==> zinc: inputs <==
Design cordicMagPh, start of the top module:
module cordicMagPh
   #(parameter integer N        = 13,  
     parameter integer XY_WIDTH = 18)  
    (input  wire                           clk,
     input  wire                           reset,    
     input  wire                           st,       
     input  wire signed [XY_WIDTH - 1 : 0] xin,      
     input  wire signed [XY_WIDTH - 1 : 0] yin,      
     output reg                            rdy,      
     output wire        [XY_WIDTH - 1 : 0] mag,      
     output wire signed [XY_WIDTH + 1 : 0] ph);
Settings: LEC_CHECK=0, CAP_MARGIN=20, CORE_MARGIN=2, CORE_UTILIZATION=40, CTS_CLUSTER_DIAMETER=256, CTS_CLUSTER_SIZE=27, PLACE_DENSITY_LB_ADDON=0.3, SLEW_MARGIN=20, TNS_END_PERCENT=40; clock period 7.5 ns.
run.sh (not shown) runs the stock make flow with config.mk's settings and CLKGATE_MAP_FILE=.
==> onyx: changes against zinc <==
- CORE_UTILIZATION: 40 -> 72
- CTS_CLUSTER_DIAMETER: 256 -> default
- CTS_CLUSTER_SIZE: 27 -> 48
- PLACE_DENSITY_LB_ADDON: 0.3 -> 0.01
- SETUP_SLACK_MARGIN: default -> -0.56
- TNS_END_PERCENT: 40 -> default
==> flow/constraint.sdc (replaced) <==
create_clock -name core_clock -period 5.93 [get_ports {clk}]
set_input_delay 1.1860 -clock core_clock [delete_from_list [all_inputs] [get_ports {clk}]]
set_output_delay 1.1860 -clock core_clock [all_outputs]
set_load 0.01 [all_outputs]
==> cedar: changes against zinc <==
- CORE_UTILIZATION: 40 -> 67
- CTS_CLUSTER_DIAMETER: 256 -> default
- CTS_CLUSTER_SIZE: 27 -> 37
- PLACE_DENSITY_LB_ADDON: 0.3 -> default
- SETUP_SLACK_MARGIN: default -> 1.7
- TNS_END_PERCENT: 40 -> default
==> flow/constraint.sdc (replaced) <==
create_clock -name core_clock -period 5.83 [get_ports {clk}]
set_input_delay 1.1660 -clock core_clock [delete_from_list [all_inputs] [get_ports {clk}]]
set_output_delay 1.1660 -clock core_clock [all_outputs]
set_load 0.01 [all_outputs]
==> summary.txt <==
Implementation results. It got as far as 5_1_grt and failed there. The run stopped with a tool error. After clock tree synthesis, the repair step resized 219 gates. The tool reported: "[ERROR GRT-0232] Routing congestion too high. Check the congestion heatmap in the GUI". Total congestion overflow after global routing landed at 86. Detailed placement finished with a half-perimeter wire length of 53.5 mm.

Routability congestion estimate landed at 1.01. The floorplan step set the die width to 173 um. Worst slack at placement landed at -631 ps. Core outline area landed at 0.0285 mm2.
# the run above: cedar

==> summary.txt <==
Implementation results. Detailed placer's ending HPWL landed at 51.7 mm. The run finished with no timing, DRC or antenna violations. Total congestion overflow after global routing landed at 0. Prior to clock tree synthesis, the placed netlist has a worst setup slack of 113 ps. Core outline area landed at 0.0476 mm2. Via count of the first global-routing pass landed at 18000. The final weighted congestion recorded by global placement is 0.983.
# the run above: zinc

==> summary.txt <==
Implementation results. In this run the layout check failures are negative setup slack. Worst slack at placement landed at -755 ps. The run finished, with violations left.

Summed over all layers, the global routing overflow is 0. According to the floorplan report, the placeable core area is 0.0261 mm2. According to the floorplan report, the die width is 168 um.

Routability congestion estimate landed at 1.04. Setup slack on the critical path of the routed design comes to -905 ps. Final-report setup violation count landed at 19.
# the run above: onyx


---

==> job 7248: inputs <==
Starting RTL as in the previous note.
## cordicMagPh
module cordicMagPh
   #(parameter integer N        = 13,  
     parameter integer XY_WIDTH = 18)  
    (input  wire                           clk,
     input  wire                           reset,    
     input  wire                           st,       
     input  wire signed [XY_WIDTH - 1 : 0] xin,      
     input  wire signed [XY_WIDTH - 1 : 0] yin,      
     output reg                            rdy,      
     output wire        [XY_WIDTH - 1 : 0] mag,      
     output wire signed [XY_WIDTH + 1 : 0] ph);
Settings: LEC_CHECK=0, ABC_AREA=1, CAP_MARGIN=0, CORE_ASPECT_RATIO=0.83, CORE_MARGIN=2, CORE_UTILIZATION=48, CTS_CLUSTER_DIAMETER=266, CTS_CLUSTER_SIZE=100, GPL_TIMING_DRIVEN=0, PLACE_DENSITY=0.49, SETUP_SLACK_MARGIN=3.28, SLEW_MARGIN=0, TNS_END_PERCENT=5; clock period 11.4 ns.
==> job 9811: changes against job 7248 <==
ABC_AREA = unset   (was 1)
CORE_UTILIZATION = 72   (was 48)
CTS_CLUSTER_DIAMETER = 380   (was 266)
CTS_CLUSTER_SIZE = 83   (was 100)
GPL_TIMING_DRIVEN = 1   (was 0)
PLACE_DENSITY = unset   (was 0.49)
PLACE_DENSITY_LB_ADDON = 0.22   (was unset)
SETUP_SLACK_MARGIN = 1.73   (was 3.28)
SLEW_MARGIN = 20   (was 0)
==> flow/constraint.sdc (replaced) <==
create_clock -name core_clock -period 5.89 [get_ports {clk}]
set_input_delay 1.1780 -clock core_clock [delete_from_list [all_inputs] [get_ports {clk}]]
set_output_delay 1.1780 -clock core_clock [all_outputs]
set_load 0.01 [all_outputs]
==> job 6920: changes against job 7248 <==
ABC_AREA = unset   (was 1)
CORE_UTILIZATION = 72   (was 48)
CTS_CLUSTER_DIAMETER = 26   (was 266)
CTS_CLUSTER_SIZE = 83   (was 100)
GPL_TIMING_DRIVEN = 1   (was 0)
PLACE_DENSITY = 0.37   (was 0.49)
SETUP_SLACK_MARGIN = 1.69   (was 3.28)
SLEW_MARGIN = 20   (was 0)
==> flow/constraint.sdc (replaced) <==
create_clock -name core_clock -period 5.89 [get_ports {clk}]
set_input_delay 1.1780 -clock core_clock [delete_from_list [all_inputs] [get_ports {clk}]]
set_output_delay 1.1780 -clock core_clock [all_outputs]
set_load 0.01 [all_outputs]
==> comparison table <==
metric	job 7248	job 9811	job 6920
Run status	finished clean	finished with violations	finished with violations
Reasons for failing layout checks	-	capacitance limit, slew limit, setup timing	setup timing
Max-slew headroom at the worst pin	0.111	-0.397	0.235
Share of the final layout cell area in multi-input gates	0.722	0.748	0.747
Routed metal-1 wirelength	38.9 mm	25.7 mm	25.7 mm
PostCTS Resize Cnt	0	13	121
Std-Cell Core Area	42,600 µm²	26,300 µm²	26,300 µm²
Filler instances	4,420	1,432	1,397
Count of maximum capacitance violations	0	1	0
Most frequent cell after synthesis	sky130_fd_sc_hd__nand2_1	sky130_fd_sc_hd__inv_1	sky130_fd_sc_hd__inv_1
GR Util All Layers	0.402	0.489	0.493
Worst clock skew	0.0164 ns	0.0143 ns	0.00883 ns
Area of the mapped netlist	20,700 µm²	19,200 µm²	19,200 µm²
Met2 track demand over resource	0.589	0.739	0.728
Synth Instances	3,265	2,407	2,407
Area post-placement	22,200 µm²	21,100 µm²	21,200 µm²
Nonclk inv count	539	288	288
Fraction of the mapped netlist area in compound gates	0.189	0.215	0.215
Simple Share, Synth	0.279	0.154	0.154
Total count of max-transition violations in the final report	0	5	0
